// SuperBallPickupMasterRotaryChampionDeluxe5
module SuperBallPickupMasterRotaryChampionDeluxe5(
	input LeftA,
	input LeftB,
	input RightA,
	input RightB,
	input LeftA2,
	input LeftB2,
	input RightA2,
	input RightB2,
	input wire clk,			 
	input wire reset,			 
	output wire [6:0] seg,	 
	output wire [3:0] an,	 
	output wire dp,			 
	output wire [2:0] red,	 
	output wire [2:0] green, 
	output wire [1:0] blue,	 
	output wire hsync,		 
	output wire vsync,			 
	output resetOut
	);
Size in the first run: ~4,200 cells after synthesis, about 420 flip-flops, roughly 33 I/O pins.
Settings: LEC_CHECK=0, ABC_AREA=1, CAP_MARGIN=20, CELL_PAD_IN_SITES_GLOBAL_PLACEMENT=0, CORE_ASPECT_RATIO=1.35, CORE_MARGIN=2, CORE_UTILIZATION=72, CTS_CLUSTER_SIZE=100, HOLD_SLACK_MARGIN=-0.08, MIN_ROUTING_LAYER=met1, PLACE_DENSITY=0.35, SETUP_SLACK_MARGIN=1.42, SLEW_MARGIN=20; clock period 5.63 ns.
run.sh (not shown) runs the stock make flow with config.mk's settings and CLKGATE_MAP_FILE=.
Change:
CELL_PAD_IN_SITES_GLOBAL_PLACEMENT = unset   (was 0)
CORE_ASPECT_RATIO = unset   (was 1.35)
CTS_CLUSTER_DIAMETER = 29   (was unset)
CTS_CLUSTER_SIZE = 72   (was 100)
HOLD_SLACK_MARGIN = unset   (was -0.08)
MIN_ROUTING_LAYER = unset   (was met1)
PLACE_DENSITY = unset   (was 0.35)
PLACE_DENSITY_LB_ADDON = 0.01   (was unset)
SETUP_SLACK_MARGIN = 1.25   (was 1.42)
The new run finished with timing, DRC and antenna clean. Utilization rises by 5.3 points. Final cell count rises slightly. Design area rises by a few percent. Routed wire length rises by a few percent. Die area is about the same. Worst setup slack degrades by 0.040 ns. Global-route usage rises by 1.5 points. Hold slack degrades by 0.011 ns. Synthesized cell count stays the same. Non-clock buffer count falls by 10.
Change:
CTS_CLUSTER_DIAMETER = 376   (was 29)
CTS_CLUSTER_SIZE = 10   (was 72)
PLACE_DENSITY = 0.36   (was unset)
PLACE_DENSITY_LB_ADDON = unset   (was 0.01)
SETUP_SLACK_MARGIN = 1.66   (was 1.25)
Effect: The changed run passed the timing, DRC and antenna checks; wire length shrinks by 9.6%; via count shrinks by 5.5%; critical path depth grows by 1; clock skew shrinks by 0.013 ns.
Change:
CTS_CLUSTER_DIAMETER = unset   (was 376)
CTS_CLUSTER_SIZE = 17   (was 10)
MAX_ROUTING_LAYER = met4   (was unset)
PLACE_DENSITY = unset   (was 0.36)
PLACE_DENSITY_LB_ADDON = 0.01   (was unset)
SETUP_SLACK_MARGIN = 0.92   (was 1.66)
Effect: Final cell count went up slightly; first-iteration DRC count rises by about a fifth; sequential share of layout area fell by 0.51 points; setup slack improves by 0.084 ns; total power went up by a few percent; sequential power is about the same; fmax rises slightly.
Change:
CTS_CLUSTER_DIAMETER = 39   (was unset)
CTS_CLUSTER_SIZE = 72   (was 17)
MAX_ROUTING_LAYER = unset   (was met4)
SETUP_SLACK_MARGIN = 1.25   (was 0.92)
Final area goes up by about 3%.
Critical path depth came out lower by 9.
First-iteration DRC count grows by 2.5%.
Die size is unchanged.
Non-clock buffer count came out higher by 4.
Routed wire length rises by 4.4%.
Change:
CELL_PAD_IN_SITES_GLOBAL_PLACEMENT = 0   (was unset)
CORE_ASPECT_RATIO = 0.71   (was unset)
CTS_CLUSTER_DIAMETER = unset   (was 39)
CTS_CLUSTER_SIZE = unset   (was 72)
HOLD_SLACK_MARGIN = 0.09   (was unset)
MAX_ROUTING_LAYER = met4   (was unset)
MIN_ROUTING_LAYER = met1   (was unset)
SETUP_SLACK_MARGIN = 1.42   (was 1.25)
After rerunning:
- final area is lower by about 4.3%
- global-route usage is higher by 1.1 points
- synthesized area stays the same
- critical path depth is higher by 6
- routed wire length is lower by 0.98%
- clock-buffer cell count is lower by 16
- fmax is lower by 4.6%

---

SuperBallPickupMasterRotaryChampionDeluxe5 again, from the RTL that the note above started with.
Settings: LEC_CHECK=0, ABC_AREA=1, CAP_MARGIN=40, CORE_MARGIN=2, CORE_UTILIZATION=72, CTS_CLUSTER_DIAMETER=321, CTS_CLUSTER_SIZE=15, GPL_ROUTABILITY_DRIVEN=0, PLACE_DENSITY_LB_ADDON=0.01, SETUP_SLACK_MARGIN=0.77, SLEW_MARGIN=20; clock period 5.67 ns.
The baseline completed without violations.
Then changed:
Settings changed: CAP_MARGIN 40 to 20, CTS_CLUSTER_DIAMETER 321 to default, CTS_CLUSTER_SIZE 15 to default, GPL_ROUTABILITY_DRIVEN 0 to default, PLACE_DENSITY_LB_ADDON 0.01 to default, SETUP_SLACK_MARGIN 0.77 to default.
Clock period 5.67 ns to 10.4 ns, I/O delays scaled along.
After rerunning:
- core utilization is lower by 0.91 points
- flip-flop count does not change
- die size stays the same
- final cell count is lower by 0.89%
- final area is lower by 1.1%
- synthesized area stays the same
- clock power is lower by 23%
Then changed:
Settings changed: MAX_ROUTING_LAYER from default to met4, SETUP_SLACK_MARGIN from default to 0.5.
Clock period 10.4 ns to 5.7 ns, I/O delays scaled along.
Synthesized area is unchanged.
Design area goes up by a few percent.
Critical path depth drops by 3.
Routed wire length is higher by a few percent.
Then changed:
Settings changed: MAX_ROUTING_LAYER met4 to default, PLACE_DENSITY_LB_ADDON from default to 0.01, SETUP_SLACK_MARGIN 0.5 to 1.47.
Clock period 5.7 ns to 5.63 ns, I/O delays scaled along.
Effect: Clock power went up by a few percent; power went up by a few percent; non-clock buffer count went up by 15; first-iteration DRC count went up by roughly a tenth; worst setup slack degrades by 200 ps; sequential cell count is unchanged; die size is unchanged; wire length went up slightly.
Then changed:
Settings changed: CTS_CLUSTER_DIAMETER from default to 376, HOLD_SLACK_MARGIN from default to -0.09, PLACE_DENSITY_LB_ADDON 0.01 to default, SETUP_SLACK_MARGIN 1.47 to 1.51.
Sequential share of layout area is higher by 0.17 points. Die area stays the same. Total power is lower by about 4%. Via count is lower by about 1.1%. Cell count is lower by 0.31%. Synthesized area is unchanged. Cell area is lower by about 0.5%. Setup slack gets better by 46 ps. Core utilization is lower by 0.40 points. Register-to-register slack gets worse by 30 ps.
Then changed:
Settings changed: CTS_CLUSTER_DIAMETER 376 to default, HOLD_SLACK_MARGIN -0.09 to default, MAX_ROUTING_LAYER from default to met4, PLACE_DENSITY_LB_ADDON from default to 0.01, SETUP_SLACK_MARGIN 1.51 to 1.47.
After rerunning:
- combinational power came out higher by about 1%
- die size stays the same
- utilization hardly moves
- count of clock-buffer cells in the layout shrinks by 1
- first-iteration DRC count goes up by 26%
- total power is lower by 1.5%
- clock power decreases by about 4%

---

Setup of build 95:
SuperBallPickupMasterRotaryChampionDeluxe5 again, from the RTL that the note above started with.
clock: 11.3 ns
lec_check: 0
abc_area: 1
cap_margin: 0
core_margin: 2
core_utilization: 72
cts_cluster_diameter: 218
place_density: 0.35
slew_margin: 20
Per the final summary, build 95 finished and its layout is clean on timing, DRC and antenna.
#### Input delta (build 75 over build 95)
Settings: clearing PLACE_DENSITY, which used to be 0.35; clearing CTS_CLUSTER_DIAMETER, which used to be 218; putting CTS_CLUSTER_SIZE at 72 where nothing was set; putting SETUP_SLACK_MARGIN at 0.94 where nothing was set; putting PLACE_DENSITY_LB_ADDON at 0.01 where nothing was set; swapping 0 for 20 in CAP_MARGIN; swapping 11.3 for 5.63 in the clock period (ns, I/O delays scaled along).
==> comparison <==
Per the comparison of build 75 with build 95, core utilization now larger, non-filler instance count after layout now larger.
In build 75, the total buffers and inverters traversed by the critical path came out 5 above the value in build 95.
> inputs changed (build 75 -> build 83)
Settings: PLACE_DENSITY_LB_ADDON removed (was 0.01); CTS_CLUSTER_DIAMETER newly set to 376; CTS_CLUSTER_SIZE removed (was 72); SETUP_SLACK_MARGIN changed from 0.94 to 0.65.
==> results <==
Comparing the two runs side by side, build 83 comes out ahead of build 75 on final standard cell area without fillers. Headroom to the max-slew limit: build 83 vs build 75 up 0.91 points. Sort build 83 and build 75 by biggest fanout along the worst timing path, ascending, and build 75 comes first. Build 75 → build 83: clock skew has remained practically unchanged, final cycle utilization of the critical path has increased, number of global-route vias before repair went down by 2.4%, cell count shows a reduction of 29. The proportion of power drawn by the clock network number comes out higher for build 75 vs build 83. Build 83 vs build 75: total power down slightly. Build 83 packs its core looser than build 75. Internal reg-to-reg setup slack (lower): build 75.
Here is what was changed in the inputs of build 96 compared with build 83.
Settings: CORE_ASPECT_RATIO: unset -> 1.35; MIN_ROUTING_LAYER: unset -> met1; CELL_PAD_IN_SITES_GLOBAL_PLACEMENT: unset -> 0; CTS_CLUSTER_DIAMETER: 376 -> unset; HOLD_SLACK_MARGIN: unset -> 0.09; SETUP_SLACK_MARGIN: 0.65 -> 1.42; PLACE_DENSITY_LB_ADDON: unset -> 0.12.
--- outcome ---
Build 96 finished every step from synthesis to the final layout, and the layout passed the timing, DRC and antenna checks.
Share of synthesized cell area in and-or and or-and compound cells: build 96 vs build 83 identical
In build 96, the worst-case setup margin in the final layout came out 73 ps above the value in build 83.
From build 83 to build 96 the numbers moved as follows: fraction of the core area occupied by cells at floorplan dropped 0.82 points, highest net fanout along the worst path dropped 2, initial antenna violation count climbed 1, area of all placed cells without fillers barely changed.
Build 83 has higher final critical path time including I/O delays and setup than build 96.
Build 96: post-route met1 wirelength 6.7% below build 83
Compared with build 83, build 96 shows wire length higher by 1.9 mm.
> inputs changed (build 96 -> build 9)
Settings: setting CTS_CLUSTER_DIAMETER to 376 for the first time; removing CORE_ASPECT_RATIO (formerly 1.35); removing CELL_PAD_IN_SITES_GLOBAL_PLACEMENT (formerly 0); removing MIN_ROUTING_LAYER (formerly met1); changing SETUP_SLACK_MARGIN from 1.42 to 1.65; removing HOLD_SLACK_MARGIN (formerly 0.09); setting CTS_CLUSTER_SIZE to 10 for the first time.
Findings:
On worst hold slack, build 96 beats build 9.
Re routed length on met1: build 96 and build 9 aren't equal, and the lower value belongs to build 96.
Relative to build 96, build 9 improves core footprint.
Build 9 vs. build 96: relative contribution of sequential cells to total power increased 0.5 points; all-layer global routing usage decreased 0.43 points; clock-buffer cell count increased 29.
Re synthesized netlist net count: no difference whatsoever between build 9 and build 96.
Inputs modified between build 9 and build 81:
Settings: CTS_CLUSTER_SIZE: 10 -> unset; PLACE_DENSITY_LB_ADDON: 0.12 -> 0.01; SETUP_SLACK_MARGIN: 1.65 -> 1.47; CTS_CLUSTER_DIAMETER: 376 -> 234; GPL_ROUTABILITY_DRIVEN: unset -> 0.
[summary]
- For number of cells on the critical path, build 9 and build 81 come out practically identical.
- Re clock network power consumption: build 81 is about 18% up on build 9.
- Going from build 9 to build 81, final non-filler cell area grows by 1.8%.
- Build 81 was carried through to the last stage, and its layout satisfied the timing, DRC and antenna checks.
- Between build 81 and build 9, it is build 81 whose count of clock-buffer cells in the layout is lower, by about 30%.
- Build 81 has less setup slack than build 9.
- Fraction of power spent switching nets: build 81 < build 9
No activity file was given, so power comes from the tool's default toggle rates.
